==> inputs of job 852 <==
==> flow/design.v <==
module slave_apb ( 
                   output reg [ 8-1 : 0 ]   prdata, 			 
                   output reg                         pready, 			 
                   output reg                         pslverr,			 
		   input                	      penable,                   
                   input                	      pwrite, 			 
                   input 	         	      psel,  			 
                   input                              pclk,   			 
                   input                	      presetn, 			 
                   input      [ 8-1 : 0 ]   paddr,  			 
                   input      [ 8-1 : 0 ]   pwdata 			 
                   );
  parameter         IDLE    = 2'd0;              				 
  parameter         SETUP   = 2'd1;
  parameter         ENABLE  = 2'd2;
  reg   [ 2-1 : 0 ]   pre_state;   					 
  reg   [ 2-1 : 0 ]   nxt_state;
  reg   [ 8-1 : 0 ]    mem [ 0 : 200 ]; 		 
  reg   [ 8-1 : 0 ]    prdata_c;
  reg pready_c;
  reg pslverr_c;
  reg mem_we_c;
  always @ ( posedge pclk or negedge presetn )
  	begin 
    	     if ( ! presetn )
      			pre_state <= IDLE;
    	     else 
      			pre_state <= nxt_state;
  	end 
  always @ ( * ) 
  	begin
    		prdata_c   = 8'd0;
    		pslverr_c  = 1'b0;
    		pready_c   = 1'b0;
    		mem_we_c   = 1'b0;
    	 	nxt_state  = IDLE;     
		case ( pre_state )
			IDLE   : begin  
          				if ( psel == 1 ) 
            					nxt_state = SETUP;
	        			else
          				     begin
            					nxt_state = IDLE;
  	        				prdata_c = 8'd0;
          				     end
        			end  
      		      SETUP  : begin  
          				nxt_state  = ENABLE;
        			end  
		     ENABLE : begin  
				    pready_c = psel;
						if ( psel == 1 )   
              						nxt_state    = SETUP;
            					else
              						nxt_state    = IDLE; 
		      		    if(paddr <= 200)
          				begin
            					pslverr_c      = 1'b0;
	         				 if(!pwrite)      
              						prdata_c     = mem [ paddr ];
            					else 
	            					mem_we_c     = psel;
          			        end  
				else
				        pslverr_c     = psel;
        		     end  
                  default : nxt_state = IDLE;
    endcase
  end  
  always @ ( posedge pclk )
  	if ( mem_we_c )
  		mem [ paddr ] <= pwdata;
  always @ ( posedge pclk or negedge presetn)
 	 begin
    		if ( ! presetn)
    			begin
      				prdata    <= 8'b0;
      				pready    <= 1'b0;
      				pslverr   <= 1'b0;
    			end  
    	     else
    		begin
      			pready  <= pready_c;
      		   if ( ( pre_state == ENABLE ) )
      			begin
        			prdata  <= prdata_c;
        			pslverr <= pslverr_c;
      			end
    		end
  	end
endmodule
==> flow/run.sh <==
#!/bin/bash
# the make line also repeats each setting of config.mk as NAME=value (left out here)
make -C /OpenROAD-flow-scripts/flow DESIGN_CONFIG=/design/flow/config.mk WORK_HOME=/design/flow/orfs CLKGATE_MAP_FILE= finish
==> flow/config.mk <==
export PLATFORM = sky130hd
export DESIGN_NAME = slave_apb
export DESIGN_NICKNAME = slave_apb
export VERILOG_FILES = /design/flow/design.v
export SDC_FILE = /design/flow/constraint.sdc
export NUM_CORES = 4
export LEC_CHECK = 0
export CAP_MARGIN = 20
export CORE_MARGIN = 2
export CORE_UTILIZATION = 45
export PLACE_DENSITY = 0.6
export SLEW_MARGIN = 20
==> flow/constraint.sdc <==
create_clock -name core_clock -period 3.11 [get_ports {pclk}]
set_input_delay 0.6220 -clock core_clock [delete_from_list [all_inputs] [get_ports {pclk}]]
set_output_delay 0.6220 -clock core_clock [all_outputs]
set_load 0.01 [all_outputs]
==> inputs of job 6386, as changes to job 852 <==
==> flow/config.mk (replaced) <==
export PLATFORM = sky130hd
export DESIGN_NAME = slave_apb
export DESIGN_NICKNAME = slave_apb
export VERILOG_FILES = /design/flow/design.v
export SDC_FILE = /design/flow/constraint.sdc
export NUM_CORES = 4
export LEC_CHECK = 0
export ABC_AREA = 1
export CAP_MARGIN = 20
export CORE_ASPECT_RATIO = 1.43
export CORE_MARGIN = 2
export CORE_UTILIZATION = 72
export CTS_CLUSTER_DIAMETER = 326
export CTS_CLUSTER_SIZE = 10
export PLACE_DENSITY = 0.35
export SETUP_SLACK_MARGIN = 0.91
export SLEW_MARGIN = 40
==> flow/constraint.sdc (replaced) <==
create_clock -name core_clock -period 3.03 [get_ports {pclk}]
set_input_delay 0.6060 -clock core_clock [delete_from_list [all_inputs] [get_ports {pclk}]]
set_output_delay 0.6060 -clock core_clock [all_outputs]
set_load 0.01 [all_outputs]
==> inputs of job 9315, as changes to job 852 <==
==> flow/constraint.sdc (replaced) <==
create_clock -name core_clock -period 10.0 [get_ports {pclk}]
set_input_delay 2.0000 -clock core_clock [delete_from_list [all_inputs] [get_ports {pclk}]]
set_output_delay 2.0000 -clock core_clock [all_outputs]
set_load 0.01 [all_outputs]
==> inputs of job 8371, as changes to job 852 <==
--- a/flow/config.mk
+++ b/flow/config.mk
@@ -6,7 +6,13 @@
 export NUM_CORES = 4
 export LEC_CHECK = 0
 export CAP_MARGIN = 20
-export CORE_MARGIN = 2
-export CORE_UTILIZATION = 45
+export CELL_PAD_IN_SITES_DETAIL_PLACEMENT = 0
+export CORE_MARGIN = 9
+export CORE_UTILIZATION = 49
+export CTS_CLUSTER_DIAMETER = 185
+export CTS_CLUSTER_SIZE = 29
+export GPL_TIMING_DRIVEN = 0
+export HOLD_SLACK_MARGIN = 0.12
+export MAX_ROUTING_LAYER = met4
 export PLACE_DENSITY = 0.6
-export SLEW_MARGIN = 20
+export SLEW_MARGIN = 15
==> flow/constraint.sdc (replaced) <==
create_clock -name core_clock -period 10.0 [get_ports {pclk}]
set_input_delay 2.0000 -clock core_clock [delete_from_list [all_inputs] [get_ports {pclk}]]
set_output_delay 2.0000 -clock core_clock [all_outputs]
set_load 0.01 [all_outputs]
==> Changelog: implementation <==
## Flow update

- Run status: no timing/DRC/antenna violations
- Fin util: 0.532
- RSZ-0062 raised after global routing: no
- Rel. slew slack: 0.401
- WL met2: 73200 microns
- Power Clock: 18.9 mW
- Comb_multi_in: 1298
- Met3 usage in global routing: 0.0394
- N_diodes: 1
- Fin cells: 5618
- Logic area: 13700 sq um
-- figures above: job 852

==> Changelog: implementation <==
## Flow update

- Run status: no timing/DRC/antenna violations
- Comb_multi_in: 4361
- Fin cells: 7849
- Power Clock: 18.8 mW
- Met3 usage in global routing: 0.0646
- N_diodes: 2
- WL met2: 86700 microns
- RSZ-0062 raised after global routing: yes
-- figures above: job 6386

==> Changelog: implementation <==
## Flow update

- Run status: no timing/DRC/antenna violations
- RSZ-0062 raised after global routing: no
- Fin util: 0.505
- Met3 usage in global routing: 0.0390
- Fin cells: 5169
- Comb_multi_in: 1298
- Logic area: 13700 sq um
- Rel. slew slack: 0.229
-- figures above: job 9315

==> Changelog: implementation <==
## Flow update

- CTS tree: yes
- Die area: 143000 sq um
- Pre-antenna DRT Iters: 5
- Met3 usage in global routing: 0.0350
- Logic area: 13700 sq um
- N_diodes: 5
- Fin cells: 4967
- WL met2: 80400 microns
- Fin util: 0.531
- Startpoint of the worst register-to-register path: pre_state[1]
- Run status: no timing/DRC/antenna violations
- Rel. slew slack: 0.197
- Power Clock: 3.07 mW
- Comb_multi_in: 1298
-- figures above: job 8371

Power is estimated from default activity; no workload was simulated.
